==> run a <==
Design sdram_controller, start of the top module:
module sdram_controller (
    wr_addr,
    wr_data,
    wr_enable,
    rd_addr,
    rd_data,
    rd_ready,
    rd_enable,
    busy, rst_n, clk,
    addr, bank_addr, data_in, data_out, data_oe, clock_enable, cs_n, ras_n, cas_n, we_n,
    data_mask_low, data_mask_high
);
export LEC_CHECK = 0
export CAP_MARGIN = 0
export CORE_MARGIN = 2
export CORE_UTILIZATION = 64
export CTS_CLUSTER_DIAMETER = 81
export CTS_CLUSTER_SIZE = 29
export HOLD_SLACK_MARGIN = 0.29
export PLACE_DENSITY = 0.6
export SLEW_MARGIN = 20
create_clock -name core_clock -period 2.37 [get_ports {clk}]
run.sh (not shown) runs the stock make flow with config.mk's settings and CLKGATE_MAP_FILE=.
==> inputs of run b, as changes to run a <==
Settings changed: CAP_MARGIN 0 to 20, CORE_UTILIZATION 64 to 72, CTS_CLUSTER_DIAMETER 81 to 115, CTS_CLUSTER_SIZE 29 to 46, HOLD_SLACK_MARGIN 0.29 to unset, PLACE_DENSITY 0.6 to 0.35, SETUP_SLACK_MARGIN set to 1.04.
==> flow/constraint.sdc (replaced) <==
create_clock -name core_clock -period 3.59 [get_ports {clk}]
set_input_delay 0.7180 -clock core_clock [delete_from_list [all_inputs] [get_ports {clk}]]
set_output_delay 0.7180 -clock core_clock [all_outputs]
set_load 0.01 [all_outputs]
==> inputs of run c, as changes to run a <==
Settings changed: CAP_MARGIN 0 to 20, CORE_UTILIZATION 64 to 57, CTS_CLUSTER_DIAMETER 81 to unset, CTS_CLUSTER_SIZE 29 to 99, HOLD_SLACK_MARGIN 0.29 to unset.
==> flow/constraint.sdc (replaced) <==
create_clock -name core_clock -period 3.03 [get_ports {clk}]
set_input_delay 0.6060 -clock core_clock [delete_from_list [all_inputs] [get_ports {clk}]]
set_output_delay 0.6060 -clock core_clock [all_outputs]
set_load 0.01 [all_outputs]
==> comparison table <==
item	run a	run c	run b
Status	stopped before the end	finished clean	stopped before the end
Last stage reached	clock tree synthesis	-	global placement
Count of pins on the block boundary	141	141	141
Simple-Gate Fraction of Synth Area	20.8%	20.8%	20.8%
Placement-stage worst setup slack	-333 ps	296 ps	-
Row Count	29	31	27
Count leader, synth	nor2_1	nor2_1	nor2_1
Number of placed instances with taps included	721	711	-
Pre-placement core utilization	66.3%	58.3%	75.5%
Placed cell area	5900 um^2	5650 um^2	-
Width of the die	85.1 um	89.9 um	80.5 um
Post-Synthesis Cells	494	494	494
Post-synth design cell area	4210 um^2	4210 um^2	4210 um^2
Chip Height	85.1 um	89.9 um	80.5 um
Floorplan Core Area	6350 um^2	7210 um^2	5570 um^2
Detailed-placement wirelength estimate	10,700 um	8240 um	-
Mean instance size in the synthesized netlist	8.52 um^2	8.52 um^2	8.52 um^2
Unique masters post-synth	58	58	58
Port bufs	138	138	-
Placer's final routability congestion estimate	0.947	0.851	-
Top-area cell share	43.3%	43.3%	43.3%
Die footprint	7240 um^2	8090 um^2	6470 um^2
Number of register bits inferred by synthesis	92	92	92

========
==> v28: inputs <==
==> flow/design.v <==
module sdram_controller (
    wr_addr,
    wr_data,
    wr_enable,
    rd_addr,
    rd_data,
    rd_ready,
    rd_enable,
    busy, rst_n, clk,
    addr, bank_addr, data_in, data_out, data_oe, clock_enable, cs_n, ras_n, cas_n, we_n,
    data_mask_low, data_mask_high
);
parameter ROW_WIDTH = 13;
parameter COL_WIDTH = 9;
parameter BANK_WIDTH = 2;
parameter SDRADDR_WIDTH = ROW_WIDTH > COL_WIDTH ? ROW_WIDTH : COL_WIDTH;
parameter HADDR_WIDTH = BANK_WIDTH + ROW_WIDTH + COL_WIDTH;
parameter CLK_FREQUENCY = 133;   
parameter REFRESH_TIME =  32;    
parameter REFRESH_COUNT = 8192;  
localparam CYCLES_BETWEEN_REFRESH = ( CLK_FREQUENCY
                                      * 1_000
                                      * REFRESH_TIME
                                    ) / REFRESH_COUNT;
localparam IDLE      = 5'b00000;
localparam INIT_NOP1 = 5'b01000,
           INIT_PRE1 = 5'b01001,
           INIT_NOP1_1=5'b00101,
           INIT_REF1 = 5'b01010,
           INIT_NOP2 = 5'b01011,
           INIT_REF2 = 5'b01100,
           INIT_NOP3 = 5'b01101,
           INIT_LOAD = 5'b01110,
           INIT_NOP4 = 5'b01111;
localparam REF_PRE  =  5'b00001,
           REF_NOP1 =  5'b00010,
           REF_REF  =  5'b00011,
           REF_NOP2 =  5'b00100;
localparam READ_ACT  = 5'b10000,
           READ_NOP1 = 5'b10001,
           READ_CAS  = 5'b10010,
           READ_NOP2 = 5'b10011,
           READ_READ = 5'b10100;
localparam WRIT_ACT  = 5'b11000,
           WRIT_NOP1 = 5'b11001,
           WRIT_CAS  = 5'b11010,
           WRIT_NOP2 = 5'b11011;
localparam CMD_PALL = 8'b10010001,
           CMD_REF  = 8'b10001000,
           CMD_NOP  = 8'b10111000,
           CMD_MRS  = 8'b10000000,
           CMD_BACT = 8'b10011000,
           CMD_READ = 8'b10101001,
           CMD_WRIT = 8'b10100001;
input  [HADDR_WIDTH-1:0]   wr_addr;
input  [15:0]              wr_data;
input                      wr_enable;
input  [HADDR_WIDTH-1:0]   rd_addr;
output [15:0]              rd_data;
input                      rd_enable;
output                     rd_ready;
output                     busy;
input                      rst_n;
input                      clk;
output [SDRADDR_WIDTH-1:0] addr;
output [BANK_WIDTH-1:0]    bank_addr;
input  [15:0]              data_in;
output [15:0]              data_out;
output                     data_oe;
output                     clock_enable;
output                     cs_n;
output                     ras_n;
output                     cas_n;
output                     we_n;
output                     data_mask_low;
output                     data_mask_high;
reg  [HADDR_WIDTH-1:0]   haddr_r;
reg  [15:0]              wr_data_r;
reg  [15:0]              rd_data_r;
reg                      busy;
reg                      data_mask_low_r;
reg                      data_mask_high_r;
reg [SDRADDR_WIDTH-1:0]  addr_r;
reg [BANK_WIDTH-1:0]     bank_addr_r;
reg                      rd_ready_r;
wire                     data_mask_low, data_mask_high;
assign data_mask_high = data_mask_high_r;
assign data_mask_low  = data_mask_low_r;
assign rd_data        = rd_data_r;
reg [3:0] state_cnt;
reg [9:0] refresh_cnt;
reg [7:0] command;
reg [4:0] state;
reg [7:0] command_nxt;
reg [3:0] state_cnt_nxt;
reg [4:0] next;
assign {clock_enable, cs_n, ras_n, cas_n, we_n} = command[7:3];
assign bank_addr      = (state[4]) ? bank_addr_r : command[2:1];
assign addr           = (state[4] | state == INIT_LOAD) ? addr_r : { {SDRADDR_WIDTH-11{1'b0}}, command[0], 10'd0 };
assign data_out = wr_data_r;
assign data_oe  = (state == WRIT_CAS);
assign rd_ready = rd_ready_r;
always @ (posedge clk)
  if (~rst_n)
    begin
    state <= INIT_NOP1;
    command <= CMD_NOP;
    state_cnt <= 4'hf;
    haddr_r <= {HADDR_WIDTH{1'b0}};
    wr_data_r <= 16'b0;
    rd_data_r <= 16'b0;
    busy <= 1'b0;
    end
  else
    begin
    state <= next;
    command <= command_nxt;
    if (!state_cnt)
      state_cnt <= state_cnt_nxt;
    else
      state_cnt <= state_cnt - 1'b1;
    if (wr_enable)
      wr_data_r <= wr_data;
    if (state == READ_READ)
      begin
      rd_data_r <= data_in;
      rd_ready_r <= 1'b1;
      end
    else
      rd_ready_r <= 1'b0;
    busy <= state[4];
    if (rd_enable)
      haddr_r <= rd_addr;
    else if (wr_enable)
      haddr_r <= wr_addr;
    end
always @ (posedge clk)
 if (~rst_n)
   refresh_cnt <= 10'b0;
 else
   if (state == REF_NOP2)
     refresh_cnt <= 10'b0;
   else
     refresh_cnt <= refresh_cnt + 1'b1;
always @*
begin
    if (state[4])
      {data_mask_low_r, data_mask_high_r} = 2'b00;
    else
      {data_mask_low_r, data_mask_high_r} = 2'b11;
   bank_addr_r = 2'b00;
   addr_r = {SDRADDR_WIDTH{1'b0}};
   if (state == READ_ACT | state == WRIT_ACT)
     begin
     bank_addr_r = haddr_r[HADDR_WIDTH-1:HADDR_WIDTH-(BANK_WIDTH)];
     addr_r = haddr_r[HADDR_WIDTH-(BANK_WIDTH+1):HADDR_WIDTH-(BANK_WIDTH+ROW_WIDTH)];
     end
   else if (state == READ_CAS | state == WRIT_CAS)
     begin
     bank_addr_r = haddr_r[HADDR_WIDTH-1:HADDR_WIDTH-(BANK_WIDTH)];
     addr_r = {
               {SDRADDR_WIDTH-(11){1'b0}},
               1'b1,                        
               {10-COL_WIDTH{1'b0}},
               haddr_r[COL_WIDTH-1:0]
              };
     end
   else if (state == INIT_LOAD)
     begin
     addr_r = {{SDRADDR_WIDTH-10{1'b0}}, 10'b1000110000};
     end
end
always @*
begin
   state_cnt_nxt = 4'd0;
   command_nxt = CMD_NOP;
   if (state == IDLE)
        if (refresh_cnt >= CYCLES_BETWEEN_REFRESH)
          begin
          next = REF_PRE;
          command_nxt = CMD_PALL;
          end
        else if (rd_enable)
          begin
          next = READ_ACT;
          command_nxt = CMD_BACT;
          end
        else if (wr_enable)
          begin
          next = WRIT_ACT;
          command_nxt = CMD_BACT;
          end
        else
          begin
          next = IDLE;
          end
    else
      if (!state_cnt)
        case (state)
          INIT_NOP1:
            begin
            next = INIT_PRE1;
            command_nxt = CMD_PALL;
            end
          INIT_PRE1:
            begin
            next = INIT_NOP1_1;
            end
          INIT_NOP1_1:
            begin
            next = INIT_REF1;
            command_nxt = CMD_REF;
            end
          INIT_REF1:
            begin
            next = INIT_NOP2;
            state_cnt_nxt = 4'd7;
            end
          INIT_NOP2:
            begin
            next = INIT_REF2;
            command_nxt = CMD_REF;
            end
          INIT_REF2:
            begin
            next = INIT_NOP3;
            state_cnt_nxt = 4'd7;
            end
          INIT_NOP3:
            begin
            next = INIT_LOAD;
            command_nxt = CMD_MRS;
            end
          INIT_LOAD:
            begin
            next = INIT_NOP4;
            state_cnt_nxt = 4'd1;
            end
          REF_PRE:
            begin
            next = REF_NOP1;
            end
          REF_NOP1:
            begin
            next = REF_REF;
            command_nxt = CMD_REF;
            end
          REF_REF:
            begin
            next = REF_NOP2;
            state_cnt_nxt = 4'd7;
            end
          WRIT_ACT:
            begin
            next = WRIT_NOP1;
            state_cnt_nxt = 4'd1;
            end
          WRIT_NOP1:
            begin
            next = WRIT_CAS;
            command_nxt = CMD_WRIT;
            end
          WRIT_CAS:
            begin
            next = WRIT_NOP2;
            state_cnt_nxt = 4'd1;
            end
          READ_ACT:
            begin
            next = READ_NOP1;
            state_cnt_nxt = 4'd1;
            end
          READ_NOP1:
            begin
            next = READ_CAS;
            command_nxt = CMD_READ;
            end
          READ_CAS:
            begin
            next = READ_NOP2;
            state_cnt_nxt = 4'd1;
            end
          READ_NOP2:
            begin
            next = READ_READ;
            end
          default:
            begin
            next = IDLE;
            end
          endcase
      else
        begin
        next = state;
        command_nxt = command;
        end
end
endmodule
==> flow/run.sh <==
#!/bin/bash
# the make line also repeats each setting of config.mk as NAME=value (left out here)
make -C /OpenROAD-flow-scripts/flow DESIGN_CONFIG=/design/flow/config.mk WORK_HOME=/design/flow/orfs CLKGATE_MAP_FILE= finish
==> flow/config.mk <==
export PLATFORM = sky130hd
export DESIGN_NAME = sdram_controller
export DESIGN_NICKNAME = sdram_controller
export VERILOG_FILES = /design/flow/design.v
export SDC_FILE = /design/flow/constraint.sdc
export NUM_CORES = 4
export LEC_CHECK = 0
export CAP_MARGIN = 20
export CELL_PAD_IN_SITES_DETAIL_PLACEMENT = 1
export CORE_MARGIN = 2
export CORE_UTILIZATION = 40
export CTS_CLUSTER_DIAMETER = 155
export GPL_ROUTABILITY_DRIVEN = 0
export GPL_TIMING_DRIVEN = 0
export HOLD_SLACK_MARGIN = 0.13
export MIN_ROUTING_LAYER = met2
export SLEW_MARGIN = 15
==> flow/constraint.sdc <==
create_clock -name core_clock -period 5.6 [get_ports {clk}]
set_input_delay 1.1200 -clock core_clock [delete_from_list [all_inputs] [get_ports {clk}]]
set_output_delay 1.1200 -clock core_clock [all_outputs]
set_load 0.01 [all_outputs]
==> v39: changes against v28 <==
--- a/flow/config.mk
+++ b/flow/config.mk
@@ -7,5 +7,6 @@
 export LEC_CHECK = 0
-export CAP_MARGIN = 20
+export CAP_MARGIN = 15
 export CELL_PAD_IN_SITES_DETAIL_PLACEMENT = 1
-export CORE_MARGIN = 2
+export CORE_ASPECT_RATIO = 1.56
+export CORE_MARGIN = 5
 export CORE_UTILIZATION = 40
@@ -14,4 +15,4 @@
 export GPL_TIMING_DRIVEN = 0
-export HOLD_SLACK_MARGIN = 0.13
+export MAX_ROUTING_LAYER = met4
 export MIN_ROUTING_LAYER = met2
-export SLEW_MARGIN = 15
+export SLEW_MARGIN = 35
==> v11: changes against v28 <==
==> flow/config.mk (replaced) <==
export PLATFORM = sky130hd
export DESIGN_NAME = sdram_controller
export DESIGN_NICKNAME = sdram_controller
export VERILOG_FILES = /design/flow/design.v
export SDC_FILE = /design/flow/constraint.sdc
export NUM_CORES = 4
export LEC_CHECK = 0
export CAP_MARGIN = 20
export CORE_MARGIN = 2
export CORE_UTILIZATION = 72
export CTS_CLUSTER_SIZE = 29
export PLACE_DENSITY_LB_ADDON = 0.27
export SLEW_MARGIN = 20
==> flow/constraint.sdc (replaced) <==
create_clock -name core_clock -period 3.16 [get_ports {clk}]
set_input_delay 0.6320 -clock core_clock [delete_from_list [all_inputs] [get_ports {clk}]]
set_output_delay 0.6320 -clock core_clock [all_outputs]
set_load 0.01 [all_outputs]
==> comparison <==
- v28 went through all stages and came out clean. v11 ended with an error in global placement. v39 completed without violations.
- Between v39 and v28, the lower critical path depth is in v28 (gap 4).
- Of v39 and v28, v28 has the higher setup slack (gap 0.069 ns).
- In sequential power, v39 and v28 hardly differ.
- Die size: v11 < v28 < v39.
- Utilization: v28 is lower than v39 (0.77 points).
- Non-clock buffer count is the same in v39 and v28.
==> figures <==
|  | v39 | v11 | v28 |
|---|---|---|---|
| Status | no timing/DRC/antenna violations | aborted with a tool error | no timing/DRC/antenna violations |
| Failing step | - | global placement | - |
| Clock share of power | 41.9% | - | 36.6% |
| Post-route insts no fill | 769 | - | 783 |
| Arr. time, crit path | 4.20 ns | - | 2.78 ns |
| Core ar. | 0.0102 mm2 | 0.00557 mm2 | 0.0103 mm2 |
| Pre-CTS worst setup slack | 1.41 ns | - | 1.49 ns |
| Tally of nets with antenna violations remaining after routing | 0 | - | 0 |
| Worst setup EP type | register | - | output pin |
| Maximum vdd drop | 165 uV | - | 102 uV |
| Highest-delay cell along the critical path | nor3_1 | - | nor3_1 |
| Footprint of the flip-flops and latches | 0.00185 mm2 | - | 0.00185 mm2 |
| Worst path buffer plus inverter count | 4 | - | 2 |
| Number of warnings the tools reported | 33 | - | 33 |
Power figures rest on the tool's default switching activity, not on a simulated workload.
